==> flow/design.v <==
module memory (
    input  wire        clk,
    input  wire        rst,          
    input  wire        we,           
    input  wire [3:0]  write_addr,   
    input  wire [3:0]  read_addr_1,  
    input  wire [3:0]  read_addr_2,  
    input  wire [15:0] write_data,   
    output wire [15:0] read_data_1,  
    output wire [15:0] read_data_2   
);
    reg [15:0] RAM [0:15];
    integer i;
    assign read_data_1 = RAM[read_addr_1];
    assign read_data_2 = RAM[read_addr_2];
    always @(posedge clk) begin
        if (rst) begin
            for (i = 0; i < 16; i = i + 1) begin
                RAM[i] <= 16'd0;
            end
        end else if (we) begin
            RAM[write_addr] <= write_data;
        end
    end
endmodule
module module_alu (
    input  wire [2:0]  opcode,
    input  wire signed [15:0] operand_a,
    input  wire signed [15:0] operand_b,
    output reg  signed [15:0] result
);
    localparam OP_LOAD  = 3'b000;
    localparam OP_ADD   = 3'b001;
    localparam OP_ADDI  = 3'b010;
    localparam OP_SUB   = 3'b011;
    localparam OP_SUBI  = 3'b100;
    localparam OP_MUL   = 3'b101;
    localparam OP_CLEAR = 3'b110;
    localparam OP_DSPLY = 3'b111; 
    always @(*) begin
        case (opcode)
            OP_LOAD:  result = operand_b;         
            OP_ADD:   result = operand_a + operand_b;
            OP_ADDI:  result = operand_a + operand_b;
            OP_SUB:   result = operand_a - operand_b;
            OP_SUBI:  result = operand_a - operand_b;
            OP_MUL:   result = operand_a * operand_b;
            OP_CLEAR: result = 16'd0;             
            OP_DSPLY: result = operand_a;         
            default:  result = 16'd0;
        endcase
    end
endmodule
module module_mini_cpu (
    input  wire        clk,                                    
    input  wire        rst,
    input  wire        button_power,    
    input  wire        button_send,     
    input  wire [17:0] switches,     
    output reg         system_reset_out,     
    output reg         show_splash_req, 
    output reg         force_blank_req, 
    output reg         lcd_start,
    output reg [2:0]   lcd_opcode,
    output reg [3:0]   lcd_reg_index,
    output reg [15:0]  lcd_value,
    input  wire        lcd_busy
);
    localparam [2:0] OP_LOAD    = 3'b000;
    localparam [2:0] OP_ADD     = 3'b001;
    localparam [2:0] OP_ADDI    = 3'b010;
    localparam [2:0] OP_SUB     = 3'b011;
    localparam [2:0] OP_SUBI    = 3'b100;
    localparam [2:0] OP_MUL     = 3'b101;
    localparam [2:0] OP_CLEAR   = 3'b110;
    localparam [2:0] OP_DISPLAY = 3'b111;
    wire [2:0] op_code      = switches[17:15];
    wire [3:0] reg_dest     = switches[14:11];  
    wire [3:0] reg_source_1 = switches[10:7];   
    wire [3:0] reg_source_2 = switches[6:3];    
    wire [6:0] immediate_raw  = switches[6:0]; 
    wire       immediate_sign = immediate_raw[6];
    wire [5:0] immediate_mag  = immediate_raw[5:0];
    reg  memory_write_enable;
    reg  [15:0] memory_write_data;
    wire [15:0] memory_read_1, memory_read_2;
    reg  [15:0] alu_input_a, alu_input_b;
    wire signed [15:0] alu_result;
    reg clear_instruction_signal; 
    wire memory_reset = system_reset_out || clear_instruction_signal;
    wire [3:0] read_address_1;
    assign read_address_1 = (op_code == OP_DISPLAY) ? reg_dest : reg_source_1;
    wire signed [15:0] immediate_extended;
    assign immediate_extended = (immediate_sign) ? -{10'd0, immediate_mag} : {10'd0, immediate_mag};
    reg btn_send_last, btn_power_last;
    wire send_released  = (btn_send_last == 1'b1 && button_send == 1'b0);
    wire power_released = (btn_power_last == 1'b1 && button_power == 1'b0);
    always @(posedge clk) begin
        btn_send_last  <= button_send;
        btn_power_last <= button_power;
    end
    memory mem_unit (
        .clk(clk), 
        .rst(memory_reset), 
        .we(memory_write_enable), 
        .write_addr(reg_dest), 
        .write_data(memory_write_data),
        .read_addr_1(read_address_1),
        .read_addr_2(reg_source_2),
        .read_data_1(memory_read_1), 
        .read_data_2(memory_read_2)
    );
    module_alu alu_unit (
        .opcode(op_code), 
        .operand_a(alu_input_a), 
        .operand_b(alu_input_b), 
        .result(alu_result)
    );
    localparam STATE_OFF        = 0, 
               STATE_WAIT_BOOT  = 1, 
               STATE_SPLASH     = 2, 
               STATE_IDLE       = 3, 
               STATE_EXECUTE    = 4, 
               STATE_LATCH      = 5, 
               STATE_SHUTDOWN   = 6, 
               STATE_UPDATE_LCD = 7, 
               STATE_WAIT_LCD   = 8;
    reg [3:0] current_state;
    reg [15:0] wait_timer; 
    always @(posedge clk) begin
        clear_instruction_signal <= 0; 
        if (rst) begin
            current_state <= STATE_OFF;
            system_reset_out <= 1;
            memory_write_enable <= 0;
            lcd_start <= 0;
            show_splash_req <= 0;
            force_blank_req <= 0;
            wait_timer <= 0;
        end else
        case (current_state)
            STATE_OFF: begin
                system_reset_out <= 1; 
                memory_write_enable <= 0; 
                lcd_start <= 0; 
                show_splash_req <= 0; 
                force_blank_req <= 0; 
                wait_timer <= 0;
                if (power_released) begin 
                    system_reset_out <= 0; 
                    current_state <= STATE_WAIT_BOOT; 
                end
            end
            STATE_WAIT_BOOT: begin
                if (wait_timer < 1000) begin
                    wait_timer <= wait_timer + 1;
                end else if (!lcd_busy) begin
                    current_state <= STATE_SPLASH;
                end
            end
            STATE_SPLASH: begin 
                show_splash_req <= 1; 
                current_state <= STATE_UPDATE_LCD; 
            end
            STATE_IDLE: begin
                memory_write_enable <= 0; 
                lcd_start <= 0; 
                show_splash_req <= 0; 
                force_blank_req <= 0;
                if (power_released) begin
                    current_state <= STATE_SHUTDOWN;
                end else if (send_released) begin
                    current_state <= STATE_EXECUTE;
                end
            end
            STATE_SHUTDOWN: begin 
                force_blank_req <= 1; 
                current_state <= STATE_UPDATE_LCD; 
            end
            STATE_EXECUTE: begin
                case (op_code)
                    OP_LOAD: begin 
                        alu_input_a <= 0; 
                        alu_input_b <= immediate_extended; 
                    end 
                    OP_ADD, OP_SUB: begin 
                        alu_input_a <= memory_read_1; 
                        alu_input_b <= memory_read_2; 
                    end 
                    OP_ADDI, OP_SUBI, OP_MUL: begin 
                        alu_input_a <= memory_read_1; 
                        alu_input_b <= immediate_extended; 
                    end 
                    OP_CLEAR: begin 
                        alu_input_a <= 0; 
                        alu_input_b <= 0; 
                        clear_instruction_signal <= 1; 
                    end 
                    OP_DISPLAY: begin 
                        alu_input_a <= memory_read_1; 
                        alu_input_b <= 0; 
                    end 
                    default: begin alu_input_a <= 0; alu_input_b <= 0; end
                endcase
                current_state <= STATE_LATCH;
            end
            STATE_LATCH: begin
                if (op_code != OP_DISPLAY && op_code != OP_CLEAR) begin 
                    memory_write_enable <= 1; 
                    memory_write_data <= alu_result;
                end
                lcd_opcode <= op_code; 
                lcd_reg_index <= reg_dest; 
                lcd_value <= alu_result;
                current_state <= STATE_UPDATE_LCD;
            end
            STATE_UPDATE_LCD: begin 
                memory_write_enable <= 0; 
                lcd_start <= 1; 
                wait_timer <= 0; 
                current_state <= STATE_WAIT_LCD; 
            end
            STATE_WAIT_LCD: begin
                lcd_start <= 0; 
                if (wait_timer < 15) begin
                    wait_timer <= wait_timer + 1;
                end else if (!lcd_busy) begin
                    if (force_blank_req) current_state <= STATE_OFF;
                    else current_state <= STATE_IDLE;
                end
            end
        endcase
    end
endmodule
module lcd_init_hd44780 (
    input  wire        clk,
    input  wire        rst,
    input  wire        start,
    output reg         done,
    output reg  [7:0]  lcd_data,
    output reg         lcd_rs,
    output reg         lcd_rw,
    output reg         lcd_e
);
    localparam [7:0] CMD_FUNCTION_SET  = 8'h38;
    localparam [7:0] CMD_DISPLAY_ON    = 8'h0C;
    localparam [7:0] CMD_DISPLAY_CLEAR = 8'h01;
    localparam [7:0] CMD_ENTRY_MODE    = 8'h06;
    localparam integer NUM_CMDS = 4;
    localparam [31:0] DELAY_POWER_ON  = 32'd750_000;
    localparam [31:0] DELAY_STD_CMD   = 32'd2_000;
    localparam [31:0] DELAY_CLEAR_CMD = 32'd90_000;
    localparam [31:0] DELAY_PULSE_E   = 32'd50;
    localparam [2:0] S_IDLE=0, S_POWER_WAIT=1, S_SETUP=2, S_PULSE=3, S_WAIT=4, S_DONE=5;
    reg [2:0]  state, next_state;
    reg [31:0] delay_cnt, next_delay_cnt;
    reg [2:0]  cmd_idx, next_cmd_idx;
    reg [7:0] current_cmd;
    function [7:0] command_rom;
        input [2:0] idx;
        case (idx)
            3'd0: command_rom = CMD_FUNCTION_SET;
            3'd1: command_rom = CMD_DISPLAY_ON;
            3'd2: command_rom = CMD_DISPLAY_CLEAR;
            default: command_rom = CMD_ENTRY_MODE;
        endcase
    endfunction
    function [31:0] cmd_delay_rom;
        input [2:0] idx;
        case (idx)
            3'd2: cmd_delay_rom = DELAY_CLEAR_CMD;
            default: cmd_delay_rom = DELAY_STD_CMD;
        endcase
    endfunction
    always @(posedge clk or posedge rst) begin
        if (rst) begin
            state <= S_IDLE; delay_cnt <= 0; cmd_idx <= 0;
        end else begin
            state <= next_state; delay_cnt <= next_delay_cnt; cmd_idx <= next_cmd_idx;
        end
    end
    always @(*) begin
        next_state = state; next_delay_cnt = delay_cnt; next_cmd_idx = cmd_idx;
        case (state)
            S_IDLE: if (start) begin next_state = S_POWER_WAIT; next_delay_cnt = DELAY_POWER_ON; next_cmd_idx = 0; end
            S_POWER_WAIT: if (delay_cnt > 0) next_delay_cnt = delay_cnt - 1; else next_state = S_SETUP;
            S_SETUP: if (cmd_idx < NUM_CMDS) begin next_state = S_PULSE; next_delay_cnt = DELAY_PULSE_E; end else next_state = S_DONE;
            S_PULSE: if (delay_cnt > 0) next_delay_cnt = delay_cnt - 1; else begin next_state = S_WAIT; next_delay_cnt = cmd_delay_rom(cmd_idx); end
            S_WAIT: if (delay_cnt > 0) next_delay_cnt = delay_cnt - 1; else begin next_cmd_idx = cmd_idx + 1; next_state = S_SETUP; end
            S_DONE: next_state = S_DONE;
            default: next_state = S_IDLE;
        endcase
    end
    always @(*) begin
        lcd_data = 0; lcd_rs = 0; lcd_rw = 0; lcd_e = 0; done = 0;
        current_cmd = (cmd_idx < NUM_CMDS) ? command_rom(cmd_idx) : 8'h00;
        case (state)
            S_SETUP: begin lcd_data = current_cmd; end
            S_PULSE: begin lcd_data = current_cmd; lcd_e = 1; end
            S_WAIT:  begin lcd_data = current_cmd; end
            S_DONE:  begin done = 1; end
        endcase
    end
endmodule
module lcd_controller (
    input  wire        clk,
    input  wire        rst,
    input  wire        start_update,    
    input  wire        mode_splash,    
    input  wire        mode_blank,     
    input  wire [2:0]  instruction_opcode,     
    input  wire [3:0]  register_index,    
    input  wire signed [15:0] register_value, 
    output reg         busy_flag,          
    output wire [7:0] lcd_data,
    output wire       lcd_rs,
    output wire       lcd_rw,
    output wire       lcd_e
);
    wire init_done;
    reg  trigger_init;
    wire [7:0] init_data_bus;
    wire init_rs, init_rw, init_e;
    lcd_init_hd44780 lcd_init_inst (
        .clk(clk), .rst(rst), .start(trigger_init), .done(init_done),
        .lcd_data(init_data_bus), .lcd_rs(init_rs), .lcd_rw(init_rw), .lcd_e(init_e)
    );
    reg [7:0] write_data_bus;
    reg write_rs, write_e;
    assign lcd_data = (init_done) ? write_data_bus : init_data_bus;
    assign lcd_rs   = (init_done) ? write_rs       : init_rs;
    assign lcd_rw   = 1'b0;  
    assign lcd_e    = (init_done) ? write_e        : init_e;
    reg [7:0] lcd_buffer [0:31];  
    reg [15:0] absolute_value;
    reg [3:0]  digit_thou, digit_hund, digit_tens, digit_ones, digit_ten_thou; 
    integer i;
    function [39:0] get_opcode_string; 
        input [2:0] op;
        case(op)
            3'b000: get_opcode_string = "LOAD ";
            3'b001: get_opcode_string = "ADD  ";
            3'b010: get_opcode_string = "ADDI ";
            3'b011: get_opcode_string = "SUB  ";
            3'b100: get_opcode_string = "SUBI ";
            3'b101: get_opcode_string = "MUL  ";
            3'b110: get_opcode_string = "CLEAR"; 
            3'b111: get_opcode_string = "DPL  "; 
            default: get_opcode_string = "UNK  ";
        endcase
    endfunction
    reg [39:0] current_op_str;
    localparam S_IDLE        = 0, 
               S_FORMAT_TEXT = 1, 
               S_CMD_CLEAR   = 2, S_WAIT_CLEAR   = 3, 
               S_WRITE_LINE1 = 4, 
               S_CMD_NEWLINE = 5, S_WAIT_NEWLINE = 6, 
               S_WRITE_LINE2 = 7, 
               S_PULSE_EN    = 8; 
    reg [3:0] state;
    reg [3:0] return_state; 
    reg [31:0] delay_counter;
    reg [5:0] char_pointer;
    localparam DELAY_PULSE = 32'd50;     
    localparam DELAY_CHAR  = 32'd2500;   
    localparam DELAY_CMD   = 32'd80000;  
    always @(posedge clk or posedge rst) begin
        if (rst) begin
            state <= S_IDLE;
            trigger_init <= 0;
            busy_flag <= 1;
            write_e <= 0;
            write_rs <= 0;
            write_data_bus <= 8'h00;
            char_pointer <= 0;
        end else begin
            if (!trigger_init && !init_done) trigger_init <= 1;
            case (state)
                S_IDLE: begin
                    write_e <= 0;
                    if (init_done) begin
                        busy_flag <= 0;
                        if (start_update) begin
                            busy_flag <= 1;
                            state <= S_FORMAT_TEXT;
                        end
                    end
                end
                S_FORMAT_TEXT: begin
                    if (mode_blank) begin
                        for(i=0; i<32; i=i+1) lcd_buffer[i] = " "; 
                    end
                    else if (mode_splash) begin
                        lcd_buffer[0] = "-"; lcd_buffer[1] = "-"; 
                        lcd_buffer[2] = "-"; lcd_buffer[3] = "-";
                        for(i=4; i<10; i=i+1) lcd_buffer[i] = " ";
                        lcd_buffer[10] = "[";
                        lcd_buffer[11] = "0"; lcd_buffer[12] = "0";
                        lcd_buffer[13] = "0"; lcd_buffer[14] = "0";
                        lcd_buffer[15] = "]";
                        for(i=16; i<26; i=i+1) lcd_buffer[i] = " "; 
                        lcd_buffer[26] = "+";
                        for(i=27; i<32; i=i+1) lcd_buffer[i] = "0";
                    end 
                    else if (instruction_opcode == 3'b110) begin 
                        current_op_str = get_opcode_string(instruction_opcode); 
                        {lcd_buffer[0], lcd_buffer[1], lcd_buffer[2], lcd_buffer[3], lcd_buffer[4]} = current_op_str;
                        for(i=5; i<32; i=i+1) lcd_buffer[i] = " ";
                    end
                    else begin 
                        current_op_str = get_opcode_string(instruction_opcode);
                        {lcd_buffer[0], lcd_buffer[1], lcd_buffer[2], lcd_buffer[3], lcd_buffer[4]} = current_op_str;
                        for(i=5; i<10; i=i+1) lcd_buffer[i] = " ";
                        lcd_buffer[10] = "[";
                        lcd_buffer[11] = (register_index[3]) ? "1" : "0";
                        lcd_buffer[12] = (register_index[2]) ? "1" : "0";
                        lcd_buffer[13] = (register_index[1]) ? "1" : "0";
                        lcd_buffer[14] = (register_index[0]) ? "1" : "0";
                        lcd_buffer[15] = "]";
                        for(i=16; i<26; i=i+1) lcd_buffer[i] = " ";
                        if (register_value[15] == 1'b1) begin
                            lcd_buffer[26] = "-"; absolute_value = -register_value;
                        end else begin
                            lcd_buffer[26] = "+"; absolute_value = register_value;
                        end
                        digit_ten_thou = (absolute_value/10000)%10; 
                        digit_thou     = (absolute_value/1000)%10;
                        digit_hund     = (absolute_value/100)%10; 
                        digit_tens     = (absolute_value/10)%10; 
                        digit_ones     = absolute_value%10;
                        lcd_buffer[27] = {4'b0011, digit_ten_thou}; 
                        lcd_buffer[28] = {4'b0011, digit_thou};
                        lcd_buffer[29] = {4'b0011, digit_hund}; 
                        lcd_buffer[30] = {4'b0011, digit_tens};
                        lcd_buffer[31] = {4'b0011, digit_ones};
                    end
                    state <= S_CMD_CLEAR;
                end
                S_CMD_CLEAR: begin 
                    write_rs <= 0; write_data_bus <= 8'h01; write_e <= 1;
                    delay_counter <= DELAY_PULSE; state <= S_WAIT_CLEAR; 
                end
                S_WAIT_CLEAR: begin 
                    if (delay_counter > 0) begin delay_counter <= delay_counter - 1; if(delay_counter==DELAY_PULSE/2) write_e<=0; end 
                    else begin delay_counter <= DELAY_CMD; char_pointer <= 0; state <= S_WRITE_LINE1; end 
                end
                S_WRITE_LINE1: begin 
                    if (delay_counter > 0) delay_counter <= delay_counter - 1; 
                    else begin 
                        if (char_pointer < 16) begin 
                            write_rs <= 1; write_data_bus <= lcd_buffer[char_pointer];
                            write_e <= 1; delay_counter <= DELAY_CHAR; 
                            char_pointer <= char_pointer + 1; 
                            return_state <= S_WRITE_LINE1; state <= S_PULSE_EN; 
                        end else state <= S_CMD_NEWLINE; 
                    end 
                end
                S_CMD_NEWLINE: begin 
                    write_rs <= 0; write_data_bus <= 8'hC0; write_e <= 1;
                    delay_counter <= DELAY_PULSE; state <= S_WAIT_NEWLINE; 
                end
                S_WAIT_NEWLINE: begin 
                    if (delay_counter > 0) begin delay_counter <= delay_counter - 1; if(delay_counter==DELAY_PULSE/2) write_e<=0; end 
                    else begin delay_counter <= DELAY_CHAR; state <= S_WRITE_LINE2; end 
                end
                S_WRITE_LINE2: begin 
                    if (delay_counter > 0) delay_counter <= delay_counter - 1; 
                    else begin 
                        if (char_pointer < 32) begin 
                            write_rs <= 1; write_data_bus <= lcd_buffer[char_pointer];
                            write_e <= 1; delay_counter <= DELAY_CHAR; 
                            char_pointer <= char_pointer + 1; 
                            return_state <= S_WRITE_LINE2; state <= S_PULSE_EN; 
                        end else state <= S_IDLE; 
                    end 
                end
                S_PULSE_EN: begin 
                    if (delay_counter > 0) begin 
                        delay_counter <= delay_counter - 1; 
                        if(delay_counter == DELAY_PULSE/2) write_e <= 0; 
                    end else begin 
                        delay_counter <= DELAY_CHAR; state <= return_state; 
                    end 
                end
            endcase
        end
    end
endmodule
module DE2_115_Project_Top (
    input  wire        CLOCK_50,
    input  wire        RST,       
    input  wire [3:0]  KEY,       
    input  wire [17:0] SW,        
    output wire [7:0]  LCD_DATA,
    output wire        LCD_RS,
    output wire        LCD_RW,
    output wire        LCD_EN,
    output wire        LCD_ON,   
    output wire        LCD_BLON
);
    assign LCD_ON   = 1'b1;
    assign LCD_BLON = 1'b1;
    wire        cpu_lcd_start;
    wire [2:0]  cpu_lcd_opcode;
    wire [3:0]  cpu_lcd_reg_idx;
    wire [15:0] cpu_lcd_value;
    wire        lcd_is_busy;
    wire system_reset;          
    wire is_splash_screen;  
    wire is_shutdown_screen;  
    wire button_power = !KEY[0];
    wire button_send  = !KEY[1];
    module_mini_cpu cpu (
        .clk(CLOCK_50),
        .rst(RST),
        .button_power(button_power),
        .button_send(button_send),
        .switches(SW),
        .system_reset_out(system_reset),
        .show_splash_req(is_splash_screen),
        .force_blank_req(is_shutdown_screen),
        .lcd_start(cpu_lcd_start),
        .lcd_opcode(cpu_lcd_opcode),
        .lcd_reg_index(cpu_lcd_reg_idx),
        .lcd_value(cpu_lcd_value),
        .lcd_busy(lcd_is_busy)
    );
    lcd_controller display_ctrl (
        .clk(CLOCK_50),
        .rst(system_reset),         
        .start_update(cpu_lcd_start),
        .mode_splash(is_splash_screen),
        .mode_blank(is_shutdown_screen),
        .instruction_opcode(cpu_lcd_opcode),
        .register_index(cpu_lcd_reg_idx),
        .register_value(cpu_lcd_value),
        .busy_flag(lcd_is_busy),
        .lcd_data(LCD_DATA),
        .lcd_rs(LCD_RS),
        .lcd_rw(LCD_RW),
        .lcd_e(LCD_EN)
    );
endmodule
==> flow/run.sh <==
#!/bin/bash
# the make line also repeats each setting of config.mk as NAME=value (left out here)
make -C /OpenROAD-flow-scripts/flow DESIGN_CONFIG=/design/flow/config.mk WORK_HOME=/design/flow/orfs CLKGATE_MAP_FILE= finish
==> flow/config.mk <==
export PLATFORM = sky130hd
export DESIGN_NAME = DE2_115_Project_Top
export DESIGN_NICKNAME = DE2_115_Project_Top
export VERILOG_FILES = /design/flow/design.v
export SDC_FILE = /design/flow/constraint.sdc
export NUM_CORES = 4
export LEC_CHECK = 0
export ABC_AREA = 1
export CAP_MARGIN = 20
export CORE_MARGIN = 2
export CORE_UTILIZATION = 72
export CTS_CLUSTER_DIAMETER = 94
export PLACE_DENSITY_LB_ADDON = 0.04
export SLEW_MARGIN = 20
==> flow/constraint.sdc <==
create_clock -name core_clock -period 6.71 [get_ports {CLOCK_50}]
set_input_delay 1.3420 -clock core_clock [delete_from_list [all_inputs] [get_ports {CLOCK_50}]]
set_output_delay 1.3420 -clock core_clock [all_outputs]
set_load 0.01 [all_outputs]
==> run notes, run 1 <==
Reports from this run.

- The run finished, with violations left.
- The violated checks flagged are setup timing.
- The post-synthesis average cell area is 7.92 sq um.
- The main power-consuming group is registers.
- The OpenROAD warning count is 54.
- The number of cells in Yosys stat reads 4572.
- According to the Yosys statistics, the synthesized design has a chip area of 0.0362 sq mm.
- The count of flip-flops with a built-in enable after synthesis reads 408.
- The portion of synthesized area spent on multiplexers is 0.
- The most numerous cell in the Yosys netlist is nor2_1.
- The combined area of the multi-input logic cells is 0.0191 sq mm.
- The share of power burned in the clock network reads 0.409.
- The maximum clock frequency reads 139 MHz.
- The number of antenna violations at the first check in global routing is 3.
- Among the non-sequential cells, simple AND/OR/NAND/NOR gates take the most area.
- The setup path with the least slack is of type reg2reg.
- Setup slack on the worst reg-to-reg path comes out at -0.48 ns.
- The total number of vias is 33900.
- The setup slack after layout reads -0.477 ns.
- The remaining antenna violation count is 0.
- The die is 228 um wide.
- The worst setup path is captured at a flop.
- The most area-hungry cell type in the Yosys netlist is edfxtp_1.
- The power in the clock group is 2.94 mW.
- The share of synthesized cell area in full adder, half adder and majority cells reads 0.0850.
- The source of the worst hold timing path is display_ctrl.trigger_init.
- The summed instance area of the synthesized netlist is 0.0362 sq mm.
- The number of clock sinks seen by CTS is 522.
- The power density relative to cell area reads 174 mW/mm^2.
- The internal power of the cells totals 5.38 mW.
- The area of the chip reads 0.0521 sq mm.
- The CTS tree is done.
- Setup repair after global routing could not meet its margin everywhere.
- The maximum buffer depth of the clock tree is 3.
- The clock transition at the register clock pins on the worst setup and hold paths after CTS is 0.06 ns.
- The detailed placer's ending HPWL is 67300 um.
- The aggregate global-route resource usage reads 0.389.
- The origin of the worst setup path is cpu.lcd_value[5].
- The capture point of the worst reg-to-reg path reads display_ctrl.lcd_buffer[31][3].
- The class of the most critical hold timing path is reg2reg.
- The global-route met1 utilization reads 0.486.
- The via count of the first global-routing pass is 31800.
- The chip height is 228 um.
- The register area reads 0.0149 sq mm.
- Of the available clock period, the critical path in the final layout requires 1.07.
- The reg-to-reg critical path startpoint reads cpu.lcd_value[5].
- The most frequent cell on the critical path reads nand2_4.
- The power report attributes to the combinational group a share of 0.086.
- The remaining global-route overflow is 0.
- The count of buffering cells on the critical path with inverters included reads 11.
- The post-synthesis compound-gate area fraction reads 0.146.
- The share of total power consumed by net switching reads 0.250.
- The area fraction in and, or, nand and nor cells reads 0.232.
- The Yosys warning count reads 6.
- The post-synthesis register bit count reads 522.
- The root buffer cell reads clkbuf_16.
- The share of synthesized area in the top cell type comes to 0.338.
- The gate family responsible for the most delay along the worst path is simple AND/OR/NAND/NOR gates.
- The peak per-stage delay on the critical path is 0.44 ns.
- The net count of the finished layout is 4912.
- The main area contributors are edfxtp_1 34%, nor2_1 7.4%, nand2_1 7.4%, inv_1 6.9%, o21ai_0 5.4%.
- The cell count after synthesis is 4572.
- The setup TNS reads -4.29 ns.
- met2 track demand over resource after global routing is 0.638.
- For reference, the final report shows the max-slew violation count at 0.
- The report gives the cell count of the worst hold path as 1.
- Across all hold checks on the routed design, the worst slack comes to 0.436 ns.
- Ranked by instance count, the synthesized netlist is headed by 711 x nor2_1, 710 x nand2_1, 670 x inv_1.
- The most frequently used flop master after synthesis reads edfxtp_1.
- The routed via count divided by cell count reads 6.27.
- The total DRC errors in the routed layout reads 0.
- The met3 track demand over resource reads 0.0756.
- The skew report gives the latency at the later pin of the worst-skew pair as 0.64 ns.
- The library cell contributing the largest single delay on the critical path is edfxtp_1.
- For the final database, setup skew stands at 0.0375 ns.
- The fraction of synthesized cell area in xor and xnor cells is 0.0303.
- The layout filler cell count is 3050.
- The critical path depth reads 62.
- The area overhead of the layout relative to synthesis reads 14.0%.
- The number of max-cap violations reads 0.
- The worst endpoint data arrival time reads 7.52 ns.
- The power report attributes to the sequential group a share of 0.505.
- The number of different library cells in the post-synthesis netlist is 80.
- The congestion estimate from routability-driven global placement came to 0.941.
- Power attributed to sequential cells is 3.63 mW.
- IR analysis of the VDD net gives a maximum drop of 0.245 mV.
- The detailed router finished its first iteration with 4521 violations.
- After synthesis, the share of flip-flops with an asynchronous set or reset is 0.121.
- The worst hold path endpoint is display_ctrl.lcd_init_inst.state[0].
- The share of synthesized area occupied by flip-flops and latches is 0.410.
- The worst slew margin relative to its limit reads 0.139.
- The clock tree synthesis step divided the H-tree into 2 levels.
- The most used routing layer is met2.
- Of all nets on the critical path, the largest fanout is 9.
- The global-route wire length before repair is 161000 um.
- The number of clock buffers added by TritonCTS is 53.
- The pin closest to its max-slew limit shows a slew of 1.27 ns.
- The placeable core region reads 0.0499 sq mm.
- The floorplan core density is 0.726.
- The port buffer count reads 31.
- The combinational logic power is 0.617 mW.
- Before antenna repair, the detailed router went through 7 iterations.
- The routed wire length is 108000 um.
- The number of failing hold endpoints at the final stage is 0.
- The critical path endpoint has a required time of 7.04 ns.
- The leakage power total is 18.5 nW.
- The total of endpoints with negative setup slack in the final report is 11.
- The clock period minus worst slack is 7.19 ns.
- Hold repair after CTS inserted 0 buffers.
- The kind of start point of the critical path is a flop.
- OpenSTA lists the critical path endpoint as display_ctrl.lcd_buffer[31][3].
- Summed over all nets, the switching power comes to 1.80 mW.
- The number of I/O pins reads 37.
- The largest net degree at the start of global routing is 124.
- The report puts the cell count of the worst reg-to-reg path at 62.
- Dividing the detail-routed wire length by the instance count gives 20.1 um.
- Row generation in the floorplan step produced 82 rows.
==> stage by stage <==
| step | power (mW) | worst slack [ns] | util | instance area [sq um] | std cells |
|---|---|---|---|---|---|
| after global placement | 4.25 | -0.0463 | 0.757 | 37800 | 5226 |
| after floorplan | 4.04 | 0.0278 | - | 36200 | 4573 |
| final | 7.18 | -0.477 | 0.828 | 41300 | 5407 |
| after detailed placement | 4.27 | -0.193 | 0.757 | 37800 | 5226 |
| after global routing | 7.35 | -0.880 | 0.828 | 41300 | 5406 |
| after CTS | 7.14 | -0.0408 | 0.807 | 40300 | 5375 |
==> routing by layer <==
| layer | wire length (um) | vias up | share of wire |
|---|---|---|---|
| met5 | 23 | - | 0.00021 |
| met2 | 50000 | 2449 | 0.46 |
| met4 | 7570 | 4 | 0.070 |
| met1 | 37500 | 15500 | 0.35 |
| met3 | 13400 | 621 | 0.12 |
| li1 | - | 15300 | - |
==> timing repair <==
item / 4_1_cts / 5_1_grt
hold endpoints to repair: 0 / 0
setup endpoints to repair: 11 / 16
buffers inserted: 50 / 31
resized: 99 / 187
pin swaps: 90 / 86
==> layout make-up <==
class,count,share of cell area
sequential,522,0.360
timing repair buffer,251,0.0494
antenna,1,0.0000606
tap,672,0.0204
clock buffer,71,0.0358
clock inverter,28,0.00609
inverter,726,0.0670
multi-input combinational,3136,0.462
==> run 2: changes to the inputs <==
CELL_PAD_IN_SITES_GLOBAL_PLACEMENT = 0   (was unset)
CORE_ASPECT_RATIO = 0.9   (was unset)
CTS_CLUSTER_DIAMETER = 169   (was 94)
GPL_ROUTABILITY_DRIVEN = 1   (was unset)
PLACE_DENSITY_LB_ADDON = 0.18   (was 0.04)
SETUP_SLACK_MARGIN = 0.8   (was unset)
SLEW_MARGIN = 40   (was 20)
clock period = 7.87 ns   (was 6.71 ns; I/O delays follow)
==> run notes, run 2 <==
Reports from this run.

- The number of failing hold endpoints at the final stage came to 0 (unchanged).
- The reg-to-reg critical path startpoint reads cpu.lcd_value[7].
- The post-synthesis compound-gate area fraction reads 0.146 (unchanged).
- The number of max-cap violations is 0 (unchanged).
- The most frequent cell on the critical path reads nand2_4.
- The sort of element at the end of the critical path reads a flop.
- The required time of the worst setup path reads 8.22 ns (+1.18 ns).
- The share of synthesized cell area in full adder, half adder and majority cells reads 0.0850 (unchanged).
- The area of the chip reads 0.0521 sq mm (about the same).
- The summed instance area of the synthesized netlist is 0.0362 sq mm (unchanged).
- The internal portion of total power is 4.73 mW (-12%).
- The number of different library cells in the post-synthesis netlist reads 80 (unchanged).
- The OpenROAD warning count is 51 (-5.6%).
- The worst ir drop on vdd reads 0.205 mV (-16%).
- The worst endpoint data arrival time came to 7.82 ns (+0.30 ns).
- The number of levels the H-tree was split into is 2 (unchanged).
- The iteration-0 DRC count of the detailed router is 4610 (+2.0%).
- The fraction of power consumed by sequential logic reads 0.493 (-0.012).
- The capture point of the critical path reads display_ctrl.lcd_buffer[31][2].
- Looking at the cell usage after synthesis, the top flip-flop cell is edfxtp_1.
- The clock transition at the register clock pins on the worst setup and hold paths after CTS is 0.06 ns (about the same).
- The final RePlAce weighted congestion is 0.922 (-2.1%).
- The slowest stage of the critical path belongs to the cell edfxtp_1.
- The kind of start point of the critical path is a flop.
- The number of buffers created by CTS is 51 (-3.8%).
- The cell count after synthesis is 4572 (unchanged).
- The width of the die is 240 um (+5.3%).
- The chip height is 217 um (-5.0%).
- The post-synthesis average cell area is 7.92 sq um (unchanged).
- The run finished with no timing, DRC or antenna violations.
- The setup TNS is 0 ns (+4.29 ns).
- The port buffer count reads 31 (unchanged).
- The number of I/O pins reads 37 (unchanged).
- The global-route wire length before repair is 162000 um (+0.66%).
- The count of buffering cells on the critical path with inverters included is 9 (-2).
- The post-synthesis register bit count is 522 (unchanged).
- The number of clock sinks seen by CTS is 522 (unchanged).
- The register area was 0.0149 sq mm (unchanged).
- The share of total power consumed by net switching is 0.245 (-0.00481).
- In the hold report, the worst path ends at display_ctrl.lcd_init_inst.state[0].
- The leakage power total reads 18.2 nW (-1.6%).
- The detailed placer's ending HPWL reads 67400 um (about the same).
- The via count of the first global-routing pass is 31600 (-0.69%).
- The slew at the pin closest to its max-slew limit is 0.942 ns (-0.332 ns).
- The Yosys warning count is 6 (unchanged).
- The cell depth of the worst flop-to-flop path was 63 (+1.6%).
- The source of the worst hold timing path reads display_ctrl.trigger_init.
- The placeable core region is 0.0494 sq mm (-0.88%).
- The most area-hungry cell type in the Yosys netlist reads edfxtp_1.
- The power density relative to cell area is 154 mW/mm^2 (-12%).
- The total of endpoints with negative setup slack in the final report reads 0 (-11).
- The async set-or-reset flop fraction in the synthesized netlist reads 0.121 (unchanged).
- By area the synthesized netlist is led by edfxtp_1 34%, nor2_1 7.4%, nand2_1 7.4%, inv_1 6.9%, o21ai_0 5.4%.
- The layout filler cell count reads 3060 (+0.33%).
- The capture point of the worst reg-to-reg path reads display_ctrl.lcd_buffer[31][2].
- The most numerous cell in the Yosys netlist reads nor2_1.
- The instance count along the most critical hold path is 1 (unchanged).
- The total cell area reported by yosys after synthesis reads 0.0362 sq mm (unchanged).
- The fraction of synthesized cell area in xor and xnor cells came to 0.0303 (unchanged).
- The detailed-router iteration count before antenna repair was 10 (+3).
- The post-layout net count reads 4848 (-1.3%).
- The max-slew violation count is 0 (unchanged).
- The non-filler instance count after layout was 5339 (-1.3%).
- The path type of the worst setup path is reg2reg.
- Between the synthesized netlist and the finished layout, the area growth was recorded as 12.6%.
- The root buffer cell is clkbuf_16.
- The peak fanout along the critical path is 5 (-4).
- The total DRC errors in the routed layout is 0 (unchanged).
- The setup slack of the worst register-to-register path is 0.40 ns (+0.88 ns).
- The origin of the worst setup path reads cpu.lcd_value[7].
- The portion of netlist area occupied by mux cells is 0 (unchanged).
- The remaining global-route overflow is 0 (unchanged).
- The share of power burned in the clock network is 0.423 (+0.014).
- The maximum buffer depth of the clock tree is 3 (unchanged).
- The routed via count divided by cell count reads 6.36 (+1.5%).
- The share of the synthesized area in the top cell type was 0.338 (unchanged).
- The combinational logic power is 0.529 mW (-14%).
- The clock period minus worst slack reads 7.47 ns (+0.281 ns).
- The number of cells in Yosys stat reads 4572 (unchanged).
- The placed instance count is 5128 (-1.9%).
- The combined area of the multi-input logic cells is 0.0190 sq mm (-0.38%).
- The count of flip-flops with a built-in enable after synthesis reads 408 (unchanged).
- The average routed wire per standard cell is 20.5 um (+2.2%).
- The worst slew margin relative to its limit was 0.362 (+0.222).
- The share of synthesized area occupied by flip-flops and latches reads 0.410 (unchanged).
- The sequential power came to 3.09 mW (-15%).
- The aggregate global-route resource usage is 0.395 (+0.00598).
- The largest net degree at the start of global routing is 90 (-27%).
- The setup clock skew after layout reads 0.0412 ns (+0.00373 ns).
- The peak per-stage delay on the critical path was 0.46 ns (+0.02 ns).
- The power in the clock group came to 2.65 mW (-9.9%).
- The dominant kind of combinational cell is simple AND/OR/NAND/NOR gates.
- The combinational power share is 0.084 (-0.002).
- The area fraction in and, or, nand and nor cells is 0.232 (unchanged).
- The worst hold path belongs to the class reg2reg.
- The critical path depth is 63 (+1.6%).
- TritonCTS built the clock tree.
- The number of antenna violations at the first check in global routing is 5 (+2).
- The total number of vias is 34000 (+0.22%).
- Setup repair after global routing could not meet its margin everywhere.
- After synthesis, the most frequently instantiated cells are 711 x nor2_1, 710 x nand2_1, 670 x inv_1.
- The floorplan core density reads 0.733 (+0.00645).
- The maximum clock frequency came to 134 MHz (-3.8%).
- The later-pin clock latency in the skew report came to 0.63 ns (about the same).
- Among cell families on the critical path, the largest total delay comes from simple AND/OR/NAND/NOR gates.
- The total number of placement rows is 77 (-6.1%).
- The final period utilization reads 0.949 (-0.122).
- The remaining antenna violation count reads 0 (unchanged).
- The net switching power is 1.54 mW (-14%).
- The main power-consuming group reads registers.
- The routed wire length is 109000 um (+0.96%).
## run 2: repair_timing
action | 4_1_cts | 5_1_grt
hold endpoints to repair | 0 | 0
buffers inserted | 37 | 79
endpoints found under the setup margin | 11 | 15
pin swaps | 40 | 117
hold buffers | 0 | 0
resized | 37 | 210
## run 2: layer usage
layer,global-route usage,vias up,share of wire
li1,-,15200,-
met1,0.507,15700,0.35
met2,0.636,2449,0.46
met3,0.0814,597,0.12
met4,0.204,6,0.063
met5,0.0104,-,0.00083
## run 2: cell type report
type	instances	share of cell area
multi-input combinational	3136	0.466
clock buffer	62	0.0338
antenna	2	0.000123
tap	671	0.0206
clock inverter	31	0.00973
sequential	522	0.364
timing repair buffer	189	0.0377
inverter	726	0.0679
## run 2: through the flow
stage | setup slack [ns] | util | total power [mW] | area (sq um) | hold slack [ns]
floorplan | 1.19 | - | 3.45 | 36200 | 0.390
global placement | 0.434 | 0.749 | 3.62 | 37000 | 0.419
detailed placement | 0.212 | 0.749 | 3.64 | 37000 | 0.427
CTS | 0.737 | 0.794 | 6.21 | 39300 | 0.434
global route | 0.0478 | 0.825 | 6.39 | 40800 | 0.445
finish | 0.402 | 0.825 | 6.27 | 40800 | 0.434
==> run 3: changes to the inputs <==
ABC_AREA = 0   (was 1)
CORE_ASPECT_RATIO = 0.94   (was 0.9)
CORE_UTILIZATION = 40   (was 72)
CTS_CLUSTER_DIAMETER = unset   (was 169)
CTS_CLUSTER_SIZE = 51   (was unset)
HOLD_SLACK_MARGIN = -0.07   (was unset)
MIN_ROUTING_LAYER = met2   (was unset)
PLACE_DENSITY_LB_ADDON = unset   (was 0.18)
SETUP_SLACK_MARGIN = unset   (was 0.8)
SLEW_MARGIN = 20   (was 40)
TNS_END_PERCENT = 40   (was unset)
clock period = 16.5 ns   (was 7.87 ns; I/O delays follow)
==> run notes, run 3 <==
Reports from this run.

- The slew at the pin closest to its max-slew limit came to 1.22 ns (+0.279 ns).
- The routed wire length is 102000 um (-6.4%).
- The fraction of synthesized cell area in xor and xnor cells was 0.0428 (+0.0125).
- The kind of start point of the critical path is a flop.
- The cell depth of the worst flop-to-flop path is 33 (-48%).
- The worst slew margin relative to its limit was 0.186 (-0.176).
- The total of endpoints with negative setup slack in the final report is 0 (unchanged).
- The maximum clock frequency was 94.8 MHz (-29%).
- The final RePlAce weighted congestion is 0.939 (+1.9%).
- The synthesis report lists the most area-consuming cells as edfxtp_1 33%, mux4_2 8.8%, and2_1 5.9%, fa_1 4.4%, dfrtp_1 4.2%.
- The power in the clock group came to 1.29 mW (-51%).
- The placed instance count was 4596 (-10%).
- The remaining antenna violation count is 0 (unchanged).
- The number of I/O pins was 37 (unchanged).
- The most frequent cell on the critical path reads ha_1.
- The share of synthesized area occupied by flip-flops and latches is 0.405 (-0.00542).
- The number of buffers created by CTS is 54 (+5.9%).
- The largest net degree at the start of global routing is 68 (-24%).
- The number of buffers inserted by hold repair at cts is 0 (unchanged).
- The OpenROAD warning count came to 49 (-3.9%).
- The dominant kind of combinational cell is simple AND/OR/NAND/NOR gates.
- The total number of vias reads 37200 (+9.4%).
- The portion of netlist area occupied by mux cells is 0.106 (+0.106).
- The number of failing hold endpoints at the final stage reads 0 (unchanged).
- The origin of the worst setup path reads cpu.lcd_value[0].
- The number of levels the H-tree was split into came to 2 (unchanged).
- The share of the synthesized area in the top cell type is 0.334 (-0.00447).
- The clock transition at the register clock pins on the worst setup and hold paths after CTS is 0.06 ns (about the same).
- The area overhead of the layout relative to synthesis reads 9.76%.
- The commonest cells after synthesis are 408 x edfxtp_1, 345 x and2_1, 266 x nand2_1.
- The critical path depth is 33 (-48%).
- The cell count after synthesis was 3513 (-23%).
- The global-route wire length before repair came to 159000 um (-1.9%).
- The area of the chip is 0.0942 sq mm (+81%).
- The fraction of power consumed by sequential logic is 0.495 (+0.002).
- The later-pin clock latency in the skew report came to 0.67 ns (+0.04 ns).
- The required time of the worst setup path is 16.99 ns (+8.77 ns).
- The peak per-stage delay on the critical path is 0.83 ns (+0.37 ns).
- The most area-hungry cell type in the Yosys netlist reads edfxtp_1.
- The number of max-cap violations reads 0 (unchanged).
- The share of power burned in the clock network is 0.437 (+0.014).
- The number of buffers inserted to repair setup after CTS is 0 (-100%).
- The setup slack of the worst register-to-register path is 5.95 ns (+5.55 ns).
- The sort of element at the end of the critical path is a flop.
- The startpoint identified for the worst register-to-register timing path is cpu.lcd_value[0].
- The total DRC errors in the routed layout was 0 (unchanged).
- The iteration-0 DRC count of the detailed router is 6700 (+45%).
- The area fraction in and, or, nand and nor cells reads 0.177 (-0.0550).
- The sequential power was 1.46 mW (-53%).
- The chip height was 298 um (+37%).
- The path type of the worst setup path is reg2reg.
- The floorplan core density is 0.404 (-0.328).
- The internal portion of total power reads 2.24 mW (-53%).
- The net switching power came to 0.699 mW (-55%).
- The post-layout net count reads 3675 (-24%).
- The count of flip-flops with a built-in enable after synthesis reads 408 (unchanged).
- The number of antenna violations at the first check in global routing was 0 (-5).
- The max-slew violation count is 0 (unchanged).
- The flow ran to the end and the layout has no timing, DRC or antenna violations.
- The worst ir drop on vdd is 0.102 mV (-50%).
- Looking at the critical path, the single cell with the biggest stage delay is nor3_1.
- The setup TNS is 0 ns (unchanged).
- The port buffer count was 31 (unchanged).
- The class of the most critical hold timing path reads reg2async.
- The leakage power total was 15.7 nW (-14%).
- The number of different library cells in the post-synthesis netlist is 121 (+51%).
- The detailed placer's ending HPWL is 67900 um (+0.70%).
- The count of buffering cells on the critical path with inverters included reads 1 (-8).
- The power density relative to cell area came to 73.0 mW/mm^2 (-53%).
- The number of clock sinks seen by CTS reads 522 (unchanged).
- The root buffer cell chosen for the clock tree is clkbuf_16.
- The detailed-router iteration count before antenna repair reads 14 (+4).
- The number of instances resized during post-cts repair is 0 (-100%).
- The non-filler instance count after layout reads 4705 (-12%).
- The most frequently used flop master after synthesis is edfxtp_1.
- The CTS tree is done.
- The summed instance area of the synthesized netlist came to 0.0367 sq mm (+1.3%).
- The final period utilization is 0.640 (-0.309).
- The capture point of the critical path is display_ctrl.lcd_buffer[31][2].
- The endpoint identified for the worst register-to-register timing path is display_ctrl.lcd_buffer[31][2].
- The placeable core region came to 0.0908 sq mm (+84%).
- The width of the die reads 316 um (+32%).
- The clock period minus worst slack is 10.55 ns (+3.08 ns).
- The average routed wire per standard cell reads 21.8 um (+6.2%).
- The post-synthesis compound-gate area fraction was 0.140 (-0.00568).
- The Yosys warning count is 6 (unchanged).
- The share of total power consumed by net switching is 0.238 (-0.00781).
- The combinational logic power is 0.199 mW (-62%).
- The combinational power share reads 0.067 (-0.017).
- The gate family responsible for the most delay along the worst path is AND-OR/OR-AND gates.
- The routed via count divided by cell count came to 7.90 (+24%).
- The peak fanout along the critical path came to 13 (+8).
- The share of synthesized cell area in full adder, half adder and majority cells reads 0.0867 (+0.00167).
- The main power-consuming group is registers.
- The via count of the first global-routing pass is 41200 (+30%).
- The total placed instance area is 0.0383 sq mm (+3.5%).
- The remaining global-route overflow reads 0 (unchanged).
- The maximum buffer depth of the clock tree reads 3 (unchanged).
- The most numerous cell in the Yosys netlist is edfxtp_1.
- Setup repair after global routing left no endpoint under its margin.
- The cell area after layout is 0.0403 sq mm (-1.2%).
- The post-synthesis average cell area reads 10.4 sq um (+32%).
- The aggregate global-route resource usage is 0.321 (-0.0736).
- The async set-or-reset flop fraction in the synthesized netlist reads 0.121 (unchanged).
- The total cell area reported by yosys after synthesis reads 0.0367 sq mm (+1.3%).
- The worst endpoint data arrival time is 11.04 ns (+3.22 ns).
- The setup clock skew after layout is 0.0783 ns (+0.0371 ns).
- The post-synthesis register bit count reads 522 (unchanged).
- The number of cells in Yosys stat reads 3513 (-23%).
- The total number of placement rows reads 107 (+39%).
## run 3: layout make-up
class,instances,area (sq um)
well taps,1199,1500
repair buffers,93,782
fillers,8474,50500
clock buffers,78,1590
inverters,188,706
diodes,8,20.0
flip-flops and latches,522,14900
multi-input cells,2594,20600
clock inverters,23,262
## run 3: metrics by stage
step	total power, mW	hold WS [ns]	worst slack (ns)	utilization
2_1_floorplan	1.60	0.431	8.19	-
3_3_place_gp	1.67	0.282	6.57	0.422
3_5_place_dp	1.67	0.300	6.48	0.422
4_1_cts	2.93	0.307	6.44	0.443
5_1_grt	3.02	0.359	5.29	0.444
6_report	2.94	0.323	5.95	0.444
## run 3: layer usage
metal / vias to the layer above / routed length [um] / track usage
li1: 12700 / - / -
met1: 13100 / 0 / -
met2: 10300 / 49200 / 0.366
met3: 1092 / 43400 / 0.449
met4: 43 / 8550 / 0.0610
met5: - / 1200 / 0.128
==> run 4: changes to the inputs <==
ABC_AREA = unset   (was 0)
CORE_ASPECT_RATIO = 0.57   (was 0.94)
CORE_UTILIZATION = 58   (was 40)
CTS_CLUSTER_DIAMETER = 169   (was unset)
CTS_CLUSTER_SIZE = unset   (was 51)
HOLD_SLACK_MARGIN = unset   (was -0.07)
MIN_ROUTING_LAYER = unset   (was met2)
SETUP_SLACK_MARGIN = 0.46   (was unset)
SLEW_MARGIN = 0   (was 20)
TNS_END_PERCENT = unset   (was 40)
clock period = 2.85 ns   (was 16.5 ns; I/O delays follow)
==> run notes, run 4 <==
Reports from this run.

- The number of cells in Yosys stat reads 3513 (unchanged).
- The peak per-stage delay on the critical path reads 0.59 ns (-0.24 ns).
- Looking at the clock tree report, the root buffer type is clkbuf_16.
- The worst slew margin relative to its limit is 0.277 (+0.0910).
- The number of antenna violations at the first check in global routing reads 4 (+4).
- The total of endpoints with negative setup slack in the final report is 83 (+83).
- The kind of start point of the critical path reads a flop.
- The area of the chip is 0.0654 sq mm (-31%).
- Post-synth the commonest register cell is edfxtp_1.
- The number of clock sinks seen by CTS reads 522 (unchanged).
- The total cell area reported by yosys after synthesis is 0.0367 sq mm (unchanged).
- The number of failing hold endpoints at the final stage is 0 (unchanged).
- The most numerous cell in the Yosys netlist reads edfxtp_1.
- The placeable core region is 0.0624 sq mm (-31%).
- By count the netlist is led by 408 x edfxtp_1, 345 x and2_1, 266 x nand2_1.
- The worst hold path endpoint reads cpu.btn_send_last.
- The remaining antenna violation count came to 0 (unchanged).
- The combinational power share reads 0.095 (+0.028).
- The chip height is 194 um (-35%).
- The port buffer count is 31 (unchanged).
- The global-route wire length before repair was 190000 um (+20%).
- The share of synthesized area occupied by flip-flops and latches is 0.405 (unchanged).
- The post-layout net count was 4491 (+22%).
- The async set-or-reset flop fraction in the synthesized netlist reads 0.121 (unchanged).
- In this design, the critical path's most frequently occurring cell is buf_4.
- The width of the die is 337 um (+6.6%).
- The cell area after layout is 0.0500 sq mm (+24%).
- The instance count along the most critical hold path is 2.
- The cell count after synthesis is 3513 (unchanged).
- The total placed instance area was 0.0437 sq mm (+14%).
- The capture point of the worst reg-to-reg path is display_ctrl.lcd_buffer[29][3].
- The number of I/O pins came to 37 (unchanged).
- The combinational logic power is 1.59 mW (+700%).
- The capture point of the critical path reads display_ctrl.lcd_buffer[29][3].
- The share of total power consumed by net switching is 0.244 (+0.00659).
- The routed length on met1 was 52800 um (+52800 um).
- The maximum clock frequency is 130 MHz (+37%).
- The number of buffers created by CTS reads 50 (-7.4%).
- The remaining global-route overflow reads 0 (unchanged).
- The fraction of power consumed by sequential logic was 0.504 (+0.009).
- The largest net degree at the start of global routing is 49 (-28%).
- The total number of placement rows is 69 (-36%).
- The routed wire length on met3 is 17800 um (-59%).
- The power density relative to cell area reads 335 mW/mm^2 (+360%).
- Setup repair after global routing could not meet its margin everywhere.
- The amount of wire on met2 after detailed routing reads 53600 um (+8.9%).
- The count of flip-flops with a built-in enable after synthesis is 408 (unchanged).
- The sequential power was 8.44 mW (+480%).
- The cell depth of the worst flop-to-flop path is 33 (unchanged).
- The final RePlAce weighted congestion reads 0.959 (+2.1%).
- The synthesis run identifies the leading combinational cell family as simple AND/OR/NAND/NOR gates.
- The post-synthesis register bit count reads 522 (unchanged).
- The leakage power total is 20.5 nW (+31%).
- The number of max-cap violations reads 0 (unchanged).
- The aggregate global-route resource usage is 0.377 (+0.0557).
- The worst endpoint data arrival time was 8.07 ns (-2.97 ns).
- The routed wire length reads 127000 um (+24%).
- The worst setup path is captured at a flop.
- The class of the most critical hold timing path is in2reg.
- The clock period minus worst slack is 7.71 ns (-2.84 ns).
- The share of the synthesized area in the top cell type came to 0.334 (unchanged).
- The count of buffering cells on the critical path with inverters included is 6 (+5).
- The floorplan core density is 0.588 (+0.184).
- The via count of the first global-routing pass is 32300 (-22%).
- The portion of netlist area occupied by mux cells reads 0.106 (unchanged).
- The post-synthesis compound-gate area fraction is 0.140 (unchanged).
- The source of the worst hold timing path reads KEY[1].
- The detailed placer's ending HPWL is 87700 um (+29%).
- The iteration-0 DRC count of the detailed router reads 4233 (-37%).
- The post-synthesis average cell area is 10.4 sq um (unchanged).
- The total DRC errors in the routed layout reads 0 (unchanged).
- Broken down by cell family, the worst path's largest delay share belongs to AND-OR/OR-AND gates.
- OpenSTA lists the critical path startpoint as cpu.lcd_value[5].
- The total number of vias is 33100 (-11%).
- The share of synthesized cell area in full adder, half adder and majority cells was 0.0867 (unchanged).
- The OpenROAD warning count reads 55 (+12%).
- The detailed-router iteration count before antenna repair reads 6 (-8).
- The reg-to-reg critical path startpoint reads cpu.lcd_value[5].
- The fraction of synthesized cell area in xor and xnor cells reads 0.0428 (unchanged).
- The number of different library cells in the post-synthesis netlist is 121 (unchanged).
- The highest layer touched by signal routing is met5.
- The peak fanout along the critical path is 6 (-7).
- The largest share of the power goes to registers.
- The utilization after layout reads 0.801 (+0.357).
- The setup slack after layout came to -4.86 ns (-10.81 ns).
- The worst ir drop on vdd came to 0.521 mV (+410%).
- The net switching power is 4.09 mW (+480%).
- TritonCTS built the clock tree.
- The internal portion of total power reads 12.7 mW (+460%).
- The routed via count divided by cell count reads 6.40 (-19%).
- The clock transition at the register clock pins on the worst setup and hold paths after CTS is 0.07 ns (about the same).
- The Yosys warning count is 6 (unchanged).
- The required time of the worst setup path is 3.20 ns (-13.79 ns).
- The share of power burned in the clock network was 0.401 (-0.036).
- The final period utilization is 2.71 (+2.07).
- The path type of the worst setup path is reg2reg.
- The max-slew violation count is 0 (unchanged).
- The setup clock skew after layout reads 0.0364 ns (-0.0419 ns).
- The slew at the pin closest to its max-slew limit is 1.08 ns (-0.144 ns).
- The timing report shows that the slowest cell on the worst path is or4_4.
- The setup slack of the worst register-to-register path was -4.86 ns (-10.81 ns).
- The number of levels the H-tree was split into is 2 (unchanged).
- The average routed wire per standard cell came to 24.6 um (+13%).
- The critical path depth reads 33 (unchanged).
- The flow ran to the end, but the layout failed its checks.
- The maximum buffer depth of the clock tree was 3 (unchanged).
- The layout checks failed on setup timing.
- Sorting the synthesized cells by area gives the leading types as edfxtp_1 33%, mux4_2 8.8%, and2_1 5.9%, fa_1 4.4%, dfrtp_1 4.2%.
- The later-pin clock latency in the skew report reads 0.62 ns (-0.05 ns).
- The summed instance area of the synthesized netlist reads 0.0367 sq mm (unchanged).
- The most area-hungry cell type in the Yosys netlist reads edfxtp_1.
- From synthesis to final layout, the design area changed by 36.2%.
- The area fraction in and, or, nand and nor cells reads 0.177 (unchanged).
- The power in the clock group is 6.71 mW (+420%).
## run 4: what timing repair did
item	CTS	global route
cloned	6	5
setup buffers	99	77
hold buffers	0	0
resized	443	271
pin swaps	177	152
endpoints found under the setup margin	303	346
endpoints found under the hold margin	0	0
## run 4: per-stage QoR
stage / hold WS, ns / setup slack (ns) / setup TNS (ns) / std cells / power, mW
after floorplan: 0.431 / -5.06 / -114.01 / 3514 / 9.34
after global placement: 0.450 / -5.06 / -153.77 / 4881 / 9.89
after detailed placement: 0.472 / -5.23 / -161.45 / 4881 / 9.93
after CTS: 0.445 / -4.72 / -125.12 / 5079 / 16.7
after global routing: 0.469 / -5.17 / -145.15 / 5163 / 17.1
final: 0.477 / -4.86 / -133.55 / 5163 / 16.7
## run 4: layer usage
metal | GRT usage | up-vias
li1 | - | 14400
met1 | 0.569 | 16300
met2 | 0.529 | 2113
met3 | 0.129 | 286
met4 | 0.0723 | 4
met5 | 0 | -
## run 4: cell type report
class                           instances  area (sq um)
Sequential cell                       522         14900
Timing Repair Buffer                  912          8100
Clock inverter                         35           313
Antenna cell                            1          2.50
Inverter                              188           716
Tap cell                              852          1070
Fill cell                            3668         12400
Clock buffer                           58          1290
Multi-Input combinational cell       2595         23600
==> run 5: changes to the inputs <==
CELL_PAD_IN_SITES_GLOBAL_PLACEMENT = unset   (was 0)
CORE_ASPECT_RATIO = unset   (was 0.57)
CORE_UTILIZATION = 40   (was 58)
CTS_CLUSTER_DIAMETER = unset   (was 169)
GPL_ROUTABILITY_DRIVEN = unset   (was 1)
SETUP_SLACK_MARGIN = 1.36   (was 0.46)
SLEW_MARGIN = 20   (was 0)
clock period = 10.3 ns   (was 2.85 ns; I/O delays follow)
==> run notes, run 5 <==
Reports from this run.

- The combinational logic power came to 0.312 mW (-80%).
- The post-synthesis register bit count is 522 (unchanged).
- The global-route wire length before repair reads 158000 um (-17%).
- The fraction of power consumed by sequential logic reads 0.500 (-0.004).
- Setup repair after global routing could not meet its margin everywhere.
- The worst hold path endpoint reads cpu.lcd_start.
- The worst endpoint data arrival time is 8.83 ns (+0.76 ns).
- The setup TNS is 0 ns (+133.55 ns).
- The aggregate global-route resource usage is 0.216 (-0.161).
- The via count of the first global-routing pass reads 27000 (-16%).
- The number of different library cells in the post-synthesis netlist is 121 (unchanged).
- The flow ran to the end and the layout has no timing, DRC or antenna violations.
- The dominant kind of combinational cell reads simple AND/OR/NAND/NOR gates.
- The internal portion of total power is 3.58 mW (-72%).
- The chip height is 307 um (+58%).
- The source of the worst hold timing path is cpu.current_state[1].
- The cell count after synthesis reads 3513 (unchanged).
- The reg-to-reg critical path startpoint is cpu.lcd_value[6].
- The share of total power consumed by net switching is 0.231 (-0.0130).
- The cell depth of the worst flop-to-flop path was 32 (-3.0%).
- The post-synthesis compound-gate area fraction was 0.140 (unchanged).
- The CTS tree reads done.
- The maximum clock frequency reads 118 MHz (-9.3%).
- The setup slack after layout reads 1.80 ns (+6.66 ns).
- The maximum buffer depth of the clock tree reads 3 (unchanged).
- The iteration-0 DRC count of the detailed router is 2480 (-41%).
- The number of cells in Yosys stat is 3513 (unchanged).
- The largest net degree at the start of global routing was 65 (+33%).
- The power in the clock group is 2.02 mW (-70%).
- The overall power after layout is 4.66 mW (-72%).
- The total cell area reported by yosys after synthesis came to 0.0367 sq mm (unchanged).
- The port buffer count is 31 (unchanged).
- Compared with the post-synthesis result, the final layout area differs by 10.4%.
- The gate family responsible for the most delay along the worst path is AND-OR/OR-AND gates.
- The worst slew margin relative to its limit came to 0.287 (+0.0105).
- The total number of placement rows is 111 (+61%).
- The endpoint identified for the worst register-to-register timing path is display_ctrl.lcd_buffer[29][3].
- The setup slack of the worst register-to-register path reads 1.80 ns (+6.66 ns).
- The final RePlAce weighted congestion reads 0.882 (-8.1%).
- The max-slew violation count is 0 (unchanged).
- The total number of vias is 27700 (-16%).
- The width of the die is 307 um (-9.0%).
- The remaining global-route overflow is 0 (unchanged).
- The floorplan core density was 0.402 (-0.186).
- The portion of netlist area occupied by mux cells reads 0.106 (unchanged).
- The power density relative to cell area reads 115 mW/mm^2 (-66%).
- The root buffer cell reads clkbuf_16.
- The combinational power share reads 0.067 (-0.028).
- The clock transition at the register clock pins on the worst setup and hold paths after CTS is 0.07 ns (about the same).
- Sorting the synthesized cells by how often they occur yields 408 x edfxtp_1, 345 x and2_1, 266 x nand2_1.
- The fraction of synthesized cell area in xor and xnor cells is 0.0428 (unchanged).
- The cell area after layout is 0.0405 sq mm (-19%).
- The most frequently used flop master after synthesis reads edfxtp_1.
- Yosys instantiated no cell more often than edfxtp_1.
- The routed via count divided by cell count reads 5.88 (-8.2%).
- Ranked by total cell area, the synthesized netlist is headed by edfxtp_1 33%, mux4_2 8.8%, and2_1 5.9%, fa_1 4.4%, dfrtp_1 4.2%.
- The path type of the worst setup path reads reg2reg.
- The clock period minus worst slack is 8.50 ns (+0.791 ns).
- The number of max-cap violations was 0 (unchanged).
- The number of failing hold endpoints at the final stage reads 0 (unchanged).
- The routed wire length is 103000 um (-19%).
- The placeable core region reads 0.0912 sq mm (+46%).
- The share of synthesized cell area in full adder, half adder and majority cells reads 0.0867 (unchanged).
- The count of flip-flops with a built-in enable after synthesis is 408 (unchanged).
- The sort of element at the end of the critical path reads a flop.
- The leakage power total is 15.8 nW (-23%).
- The area of the chip reads 0.0942 sq mm (+44%).
- The instance count along the most critical hold path is 1 (-1).
- The slew at the pin closest to its max-slew limit is 1.07 ns (-0.0108 ns).
- The net switching power is 1.08 mW (-74%).
- The peak fanout along the critical path reads 6 (unchanged).
- The main power-consuming group reads registers.
- The later-pin clock latency in the skew report is 0.65 ns (+0.03 ns).
- The library cell contributing the largest single delay on the critical path reads or4_4.
- In this run the worst setup path begins at cpu.lcd_value[6].
- The number of clock sinks seen by CTS is 522 (unchanged).
- The async set-or-reset flop fraction in the synthesized netlist is 0.121 (unchanged).
- The remaining antenna violation count reads 0 (unchanged).
- The total of endpoints with negative setup slack in the final report came to 0 (-100%).
- The post-layout net count reads 3702 (-18%).
- The required time of the worst setup path reads 10.63 ns (+7.43 ns).
- The utilization after layout reads 0.444 (-0.357).
- The capture point of the critical path reads display_ctrl.lcd_buffer[29][3].
- The worst ir drop on vdd is 0.133 mV (-74%).
- The number of levels the H-tree was split into is 2 (unchanged).
- The peak per-stage delay on the critical path is 0.65 ns (+0.06 ns).
- The summed instance area of the synthesized netlist reads 0.0367 sq mm (unchanged).
- The most area-hungry cell type in the Yosys netlist reads edfxtp_1.
- The share of synthesized area occupied by flip-flops and latches reads 0.405 (unchanged).
- The sequential power is 2.33 mW (-72%).
- The area fraction in and, or, nand and nor cells was 0.177 (unchanged).
- STA classifies the critical path startpoint as a flop.
- The final period utilization reads 0.826 (-1.88).
- The OpenROAD warning count is 50 (-9.1%).
- Checking hold timing, the worst path is listed with class reg2reg.
- The total placed instance area reads 0.0384 sq mm (-12%).
- The number of buffers created by CTS came to 54 (+8.0%).
- The post-synthesis average cell area came to 10.4 sq um (unchanged).
- The count of buffering cells on the critical path with inverters included is 3 (-3).
- The number of antenna violations at the first check in global routing reads 4 (unchanged).
- The number of buffers inserted by hold repair at cts is 0 (unchanged).
- The detailed-router iteration count before antenna repair came to 8 (+2).
- The critical path depth is 32 (-3.0%).
- The layout filler cell count was 8551 (+130%).
- The detailed placer's ending HPWL reads 69400 um (-21%).
- The worst setup timing slack at the placement stage is 0.573 ns (+5.80 ns).
- The Yosys warning count is 6 (unchanged).
- The total DRC errors in the routed layout is 0 (unchanged).
- The share of power burned in the clock network reads 0.433 (+0.032).
- The setup clock skew after layout is 0.0473 ns (+0.0109 ns).
- The average routed wire per standard cell is 21.8 um (-12%).
- The share of the synthesized area in the top cell type is 0.334 (unchanged).
- The number of I/O pins is 37 (unchanged).
## run 5: layout make-up
type | instances | area [sq um] | share of cell area
diodes | 1 | 2.50 | 0.0000617
repair buffers | 120 | 986 | 0.0243
clock buffers | 71 | 1530 | 0.0377
flip-flops and latches | 522 | 14900 | 0.366
well taps | 1186 | 1480 | 0.0366
multi-input cells | 2594 | 20700 | 0.510
clock inverters | 30 | 294 | 0.00726
inverters | 188 | 706 | 0.0174
## run 5: metal layers
metal,GRT usage,wire [um],vias up
li1,-,-,12800
met1,0.292,43900,13800
met2,0.354,48400,918
met3,0.0364,7000,172
met4,0.0698,3260,4
met5,0,24,-
## run 5: metrics by stage
stage | hold slack, ns | cells
2_1_floorplan | 0.431 | 3514
3_3_place_gp | 0.455 | 4594
3_5_place_dp | 0.468 | 4594
4_1_cts | 0.478 | 4701
5_1_grt | 0.492 | 4711
6_report | 0.474 | 4712
## run 5: timing repair
item,4_1_cts,5_1_grt
setup endpoints to repair,11,11
pin swaps,4,8
resized,13,27
setup buffers,6,10
Power and IR drop assume default switching activity.
